==> job 7336: inputs <==
// rv32_core
module rv32_core (
  input logic clk,
  input logic rst_n,
  output logic [31:0] imem_addr,
  input logic [31:0] imem_rdata,
  output logic dmem_valid,
  output logic dmem_we,
  output logic [31:0] dmem_addr,
  output logic [31:0] dmem_wdata,
  output logic [3:0] dmem_wstrb,
  input logic dmem_ready,
  input logic [31:0] dmem_rdata,
  output logic mmio_we,
  output logic [31:0] mmio_addr,
  output logic [31:0] mmio_wdata,
  input logic [31:0] mmio_rdata
);
  logic [31:0] pc_q, pc_d;
  logic [31:0] if_pc4;
  logic [31:0] if_instr;
  logic ifid_valid_q, ifid_valid_d;
  logic [31:0] ifid_pc_q, ifid_pc_d;
  logic [31:0] ifid_instr_q, ifid_instr_d;
  rv32_pkg::idex_t idex_q;
  rv32_pkg::idex_t idex_d;
  rv32_pkg::exmem_t exmem_q;
  rv32_pkg::exmem_t exmem_d;
  rv32_pkg::memwb_t memwb_q;
  rv32_pkg::memwb_t memwb_d;
  logic [4:0] rs1, rs2, rd;
  logic [31:0] rs1_val, rs2_val;
  logic dec_regwrite, dec_memread, dec_memwrite;
  logic [1:0] dec_mem_size;
  logic dec_mem_sign;
  rv32_pkg::wb_sel_e dec_wb_sel;
  rv32_pkg::alu_op_e dec_alu_op;
  logic dec_alu_src_imm;
  logic dec_is_branch, dec_is_jal, dec_is_jalr;
  logic [2:0] dec_br_funct3;
  logic [31:0] dec_imm;
  logic stall_if, stall_id;
  logic flush_ifid, flush_idex;
  logic [1:0] fwd_a_sel, fwd_b_sel;  
  logic [31:0] ex_op_a, ex_op_b, ex_op_b_raw;
  logic [31:0] alu_y;
  logic took_branch;
  logic [31:0] br_target;
  ...
==> flow/config.mk <==
export PLATFORM = sky130hd
export DESIGN_NAME = rv32_core
export DESIGN_NICKNAME = rv32_core
export VERILOG_FILES = /design/flow/design.v
export SDC_FILE = /design/flow/constraint.sdc
export NUM_CORES = 4
export LEC_CHECK = 0
export ABC_AREA = 1
export CAP_MARGIN = 40
export CORE_MARGIN = 2
export CORE_UTILIZATION = 72
export CTS_CLUSTER_DIAMETER = 95
export CTS_CLUSTER_SIZE = 10
export HOLD_SLACK_MARGIN = 0.28
export PLACE_DENSITY_LB_ADDON = 0.0
export SETUP_SLACK_MARGIN = 0.59
export SLEW_MARGIN = 20
==> flow/constraint.sdc <==
create_clock -name core_clock -period 2.02 [get_ports {clk}]
set_input_delay 0.4040 -clock core_clock [delete_from_list [all_inputs] [get_ports {clk}]]
set_output_delay 0.4040 -clock core_clock [all_outputs]
set_load 0.01 [all_outputs]
run.sh (not shown) runs the stock make flow with config.mk's settings and CLKGATE_MAP_FILE=.
==> inputs of job 8240, as changes to job 7336 <==
- ABC_AREA: 1 -> not set
- CAP_MARGIN: 40 -> 20
- CORE_UTILIZATION: 72 -> 58
- CTS_CLUSTER_DIAMETER: 95 -> not set
- CTS_CLUSTER_SIZE: 10 -> 40
- HOLD_SLACK_MARGIN: 0.28 -> not set
- PLACE_DENSITY_LB_ADDON: 0.0 -> not set
- SETUP_SLACK_MARGIN: 0.59 -> -0.16
==> flow/constraint.sdc (replaced) <==
create_clock -name core_clock -period 4.97 [get_ports {clk}]
set_input_delay 0.9940 -clock core_clock [delete_from_list [all_inputs] [get_ports {clk}]]
set_output_delay 0.9940 -clock core_clock [all_outputs]
set_load 0.01 [all_outputs]
==> inputs of job 4045, as changes to job 7336 <==
- ABC_AREA: 1 -> not set
- CAP_MARGIN: 40 -> 20
- CELL_PAD_IN_SITES_GLOBAL_PLACEMENT: not set -> 1
- CORE_ASPECT_RATIO: not set -> 1.51
- CORE_UTILIZATION: 72 -> 24
- CTS_CLUSTER_DIAMETER: 95 -> 100
- CTS_CLUSTER_SIZE: 10 -> not set
- GPL_ROUTABILITY_DRIVEN: not set -> 1
- HOLD_SLACK_MARGIN: 0.28 -> not set
- PLACE_DENSITY: not set -> 0.88
- PLACE_DENSITY_LB_ADDON: 0.0 -> not set
- SETUP_SLACK_MARGIN: 0.59 -> not set
- SLEW_MARGIN: 20 -> 35
- TNS_END_PERCENT: not set -> 85
==> flow/constraint.sdc (replaced) <==
create_clock -name core_clock -period 8.66 [get_ports {clk}]
set_input_delay 1.7320 -clock core_clock [delete_from_list [all_inputs] [get_ports {clk}]]
set_output_delay 1.7320 -clock core_clock [all_outputs]
set_load 0.01 [all_outputs]
==> flow_summary.yaml <==
# generated from flow reports
synthesis:
  synth_seq_share_pct: 48.0
  ys_cells: 7022
  xor_share_pct: 1.59
global_route:
  grt_util_met2_pct: 37.1
status:
  outcome: "no timing/DRC/antenna violations"
cts:
  ctsHoldBuffers: 0
placed_design:
  dp_hpwl_mm: 270
(the above is from job 4045)
==> flow_summary.yaml <==
# generated from flow reports
status:
  outcome: "finished with violations"
  check-failures: "negative setup slack"
placed_design:
  dp_hpwl_mm: 249
final_timing:
  finalWorstSetupSlack_ns: -0.388
  finalSetupViolCount: 50
(the above is from job 8240)
==> flow_summary.yaml <==
# flow metrics
cts:
  ctsHoldBuffers: 17
status:
  stop_stage: "global routing"
  error: "[ERROR GRT-0116] Global routing finished with congestion. Check the congestion regions in the DRC Viewer."
  outcome: "aborted with a tool error"
global_route:
  grt_util_met2_pct: 108
synthesis:
  xor_share_pct: 1.06
  synth_seq_share_pct: 46.3
(the above is from job 7336)

========
==> inputs of build 44 <==
Starting RTL as in the previous note.
## rv32_core
module rv32_core (
  input logic clk,
  input logic rst_n,
  output logic [31:0] imem_addr,
  input logic [31:0] imem_rdata,
  output logic dmem_valid,
  output logic dmem_we,
  output logic [31:0] dmem_addr,
  output logic [31:0] dmem_wdata,
  output logic [3:0] dmem_wstrb,
  input logic dmem_ready,
  input logic [31:0] dmem_rdata,
  output logic mmio_we,
  output logic [31:0] mmio_addr,
  output logic [31:0] mmio_wdata,
  input logic [31:0] mmio_rdata
);
make LEC_CHECK=0 ABC_AREA=1 CAP_MARGIN=20 CORE_MARGIN=2 CORE_UTILIZATION=72 PLACE_DENSITY=0.6 SLEW_MARGIN=20 finish   # period 2.02 ns
==> trial 51 (differences from build 44) <==
--- a/flow/config.mk
+++ b/flow/config.mk
@@ -5,9 +5,8 @@
 export SDC_FILE = /design/flow/constraint.sdc
 export NUM_CORES = 4
 export LEC_CHECK = 0
-export ABC_AREA = 1
 export CAP_MARGIN = 20
 export CORE_MARGIN = 2
-export CORE_UTILIZATION = 72
+export CORE_UTILIZATION = 40
 export PLACE_DENSITY = 0.6
 export SLEW_MARGIN = 20
==> flow/constraint.sdc (replaced) <==
create_clock -name core_clock -period 7.63 [get_ports {clk}]
set_input_delay 1.5260 -clock core_clock [delete_from_list [all_inputs] [get_ports {clk}]]
set_output_delay 1.5260 -clock core_clock [all_outputs]
set_load 0.01 [all_outputs]
==> results <==
- Trial 51 finished clean. Build 44 did not get past 5_1_grt, error GRT-0116.
- Between build 44 and trial 51, the lower die size is in build 44 (gap about 40%, measured against trial 51).
- Of trial 51 and build 44, build 44 has the higher area after synthesis (gap about 3.6%, measured against build 44).
- Synthesized cell count: build 44 is higher than trial 51 (55%).

========
==> inputs of run Y <==
Starting RTL as in the previous note.
// rv32_core
module rv32_core (
  input logic clk,
  input logic rst_n,
  output logic [31:0] imem_addr,
  input logic [31:0] imem_rdata,
  output logic dmem_valid,
  output logic dmem_we,
  output logic [31:0] dmem_addr,
  output logic [31:0] dmem_wdata,
  output logic [3:0] dmem_wstrb,
  input logic dmem_ready,
  input logic [31:0] dmem_rdata,
  output logic mmio_we,
  output logic [31:0] mmio_addr,
  output logic [31:0] mmio_wdata,
  input logic [31:0] mmio_rdata
);
make LEC_CHECK=0 CAP_MARGIN=20 CORE_MARGIN=2 CORE_UTILIZATION=65 CTS_CLUSTER_SIZE=40 MAX_ROUTING_LAYER=met4 SETUP_SLACK_MARGIN=0.06 SLEW_MARGIN=20 finish   # period 4.97 ns
==> run D: changes against run Y <==
Settings changed: CORE_UTILIZATION 65 to 17, CTS_CLUSTER_SIZE 40 to unset, MAX_ROUTING_LAYER met4 to unset, PLACE_DENSITY set to 0.6, SETUP_SLACK_MARGIN 0.06 to unset.
==> flow/constraint.sdc (replaced) <==
create_clock -name core_clock -period 12.0 [get_ports {clk}]
set_input_delay 2.4000 -clock core_clock [delete_from_list [all_inputs] [get_ports {clk}]]
set_output_delay 2.4000 -clock core_clock [all_outputs]
set_load 0.01 [all_outputs]
==> run C: changes against run Y <==
Settings changed: CORE_UTILIZATION 65 to 72, CTS_CLUSTER_DIAMETER set to 91, CTS_CLUSTER_SIZE 40 to 33, MAX_ROUTING_LAYER met4 to unset, PLACE_DENSITY set to 0.42, SETUP_SLACK_MARGIN 0.06 to -0.19, SLEW_MARGIN 20 to 35, TNS_END_PERCENT set to 100.
==> flow/constraint.sdc (replaced) <==
create_clock -name core_clock -period 4.32 [get_ports {clk}]
set_input_delay 0.8640 -clock core_clock [delete_from_list [all_inputs] [get_ports {clk}]]
set_output_delay 0.8640 -clock core_clock [all_outputs]
set_load 0.01 [all_outputs]
==> notes <==
In area after synthesis, run C and run D do not differ.
In synthesized cell count, run Y and run C do not differ.
Die area: run C < run Y < run D.
Run C did not get past clock tree synthesis with DPL-0033. Run D went through all stages and came out clean. Run Y stopped in global routing.

========
==> inputs of maple <==
rv32_core again, from the RTL that the note above started with.
Settings: LEC_CHECK=0, ABC_AREA=1, CAP_MARGIN=20, CELL_PAD_IN_SITES_DETAIL_PLACEMENT=2, CELL_PAD_IN_SITES_GLOBAL_PLACEMENT=3, CORE_MARGIN=7, CORE_UTILIZATION=40, GPL_TIMING_DRIVEN=0, HOLD_SLACK_MARGIN=0.16, MAX_ROUTING_LAYER=met4, PLACE_DENSITY=0.6, SLEW_MARGIN=35; clock period 8.0 ns.
==> zinc (differences from maple) <==
Settings changed: ABC_AREA 1 to unset, CELL_PAD_IN_SITES_DETAIL_PLACEMENT 2 to unset, CELL_PAD_IN_SITES_GLOBAL_PLACEMENT 3 to unset, CORE_MARGIN 7 to 2, CORE_UTILIZATION 40 to 55, CTS_CLUSTER_SIZE set to 37, GPL_TIMING_DRIVEN 0 to unset, HOLD_SLACK_MARGIN 0.16 to unset, MAX_ROUTING_LAYER met4 to unset, PLACE_DENSITY 0.6 to unset, SETUP_SLACK_MARGIN set to 1.16, SLEW_MARGIN 35 to 20, TNS_END_PERCENT set to 5.
==> flow/constraint.sdc (replaced) <==
create_clock -name core_clock -period 4.24 [get_ports {clk}]
set_input_delay 0.8480 -clock core_clock [delete_from_list [all_inputs] [get_ports {clk}]]
set_output_delay 0.8480 -clock core_clock [all_outputs]
set_load 0.01 [all_outputs]
==> sierra (differences from maple) <==
Settings changed: CAP_MARGIN 20 to 0, CELL_PAD_IN_SITES_DETAIL_PLACEMENT 2 to unset, CELL_PAD_IN_SITES_GLOBAL_PLACEMENT 3 to unset, CORE_ASPECT_RATIO set to 1.41, CORE_MARGIN 7 to 2, CORE_UTILIZATION 40 to 72, CTS_CLUSTER_DIAMETER set to 95, CTS_CLUSTER_SIZE set to 10, GPL_TIMING_DRIVEN 0 to unset, HOLD_SLACK_MARGIN 0.16 to unset, MAX_ROUTING_LAYER met4 to unset, PLACE_DENSITY 0.6 to unset, PLACE_DENSITY_LB_ADDON set to 0.0, SETUP_SLACK_MARGIN set to 0.59, SLEW_MARGIN 35 to 20.
==> flow/constraint.sdc (replaced) <==
create_clock -name core_clock -period 2.02 [get_ports {clk}]
set_input_delay 0.4040 -clock core_clock [delete_from_list [all_inputs] [get_ports {clk}]]
set_output_delay 0.4040 -clock core_clock [all_outputs]
set_load 0.01 [all_outputs]
==> reports/metrics.cfg <==
[outcome]
run_status=did not finish
flow.stopped_at=5_1_grt
firstError=[ERROR GRT-0116] Global routing finished with congestion. Check the congestion regions in the DRC Viewer.

[floorplan]
floorplan.die_area_um2=231000
floorplan.rows=171

[global_routing]
grt.total_usage=0.708

[synth]
synth.lib_cells_used.distinct=67
post_synth_and_or_nand_nor_area_fraction=0.208
synth_cell_count_leaders=1623 x sky130_fd_sc_hd__nand2_1, 1587 x sky130_fd_sc_hd__o21ai_0, 1518 x sky130_fd_sc_hd__nor2_1, 992 x sky130_fd_sc_hd__edfxtp_1, 904 x sky130_fd_sc_hd__nand3_1
floorplan.nets=11190
yosys_stat_area_um2=87000
postSynthAreaPerCell_um2=7.98
mappedNetlistArea_um2=87000

[cts]
number_of_buffers_created_by_cts=175

That was maple.
==> reports/metrics.cfg <==
[outcome]
flow.stopped_at=5_1_grt
run_status=did not finish
firstError=[ERROR GRT-0116] Global routing finished with congestion. Check the congestion regions in the DRC Viewer.

[synth]
mappedNetlistArea_um2=87000
floorplan.nets=11190

[cts]
number_of_buffers_created_by_cts=170

[floorplan]
floorplan.rows=151

That was sierra.
==> reports/metrics.cfg <==
[synth]
postSynthAreaPerCell_um2=11.9
synth.lib_cells_used.distinct=108
post_synth_and_or_nand_nor_area_fraction=0.0924

[floorplan]
floorplan.die_area_um2=156000

[outcome]
run_status=finished with violations
so.violations=negative setup slack

[sta]
final_setup_violation_count=65
post-route-worst-setup-slack_ns=-1.02

That was zinc.
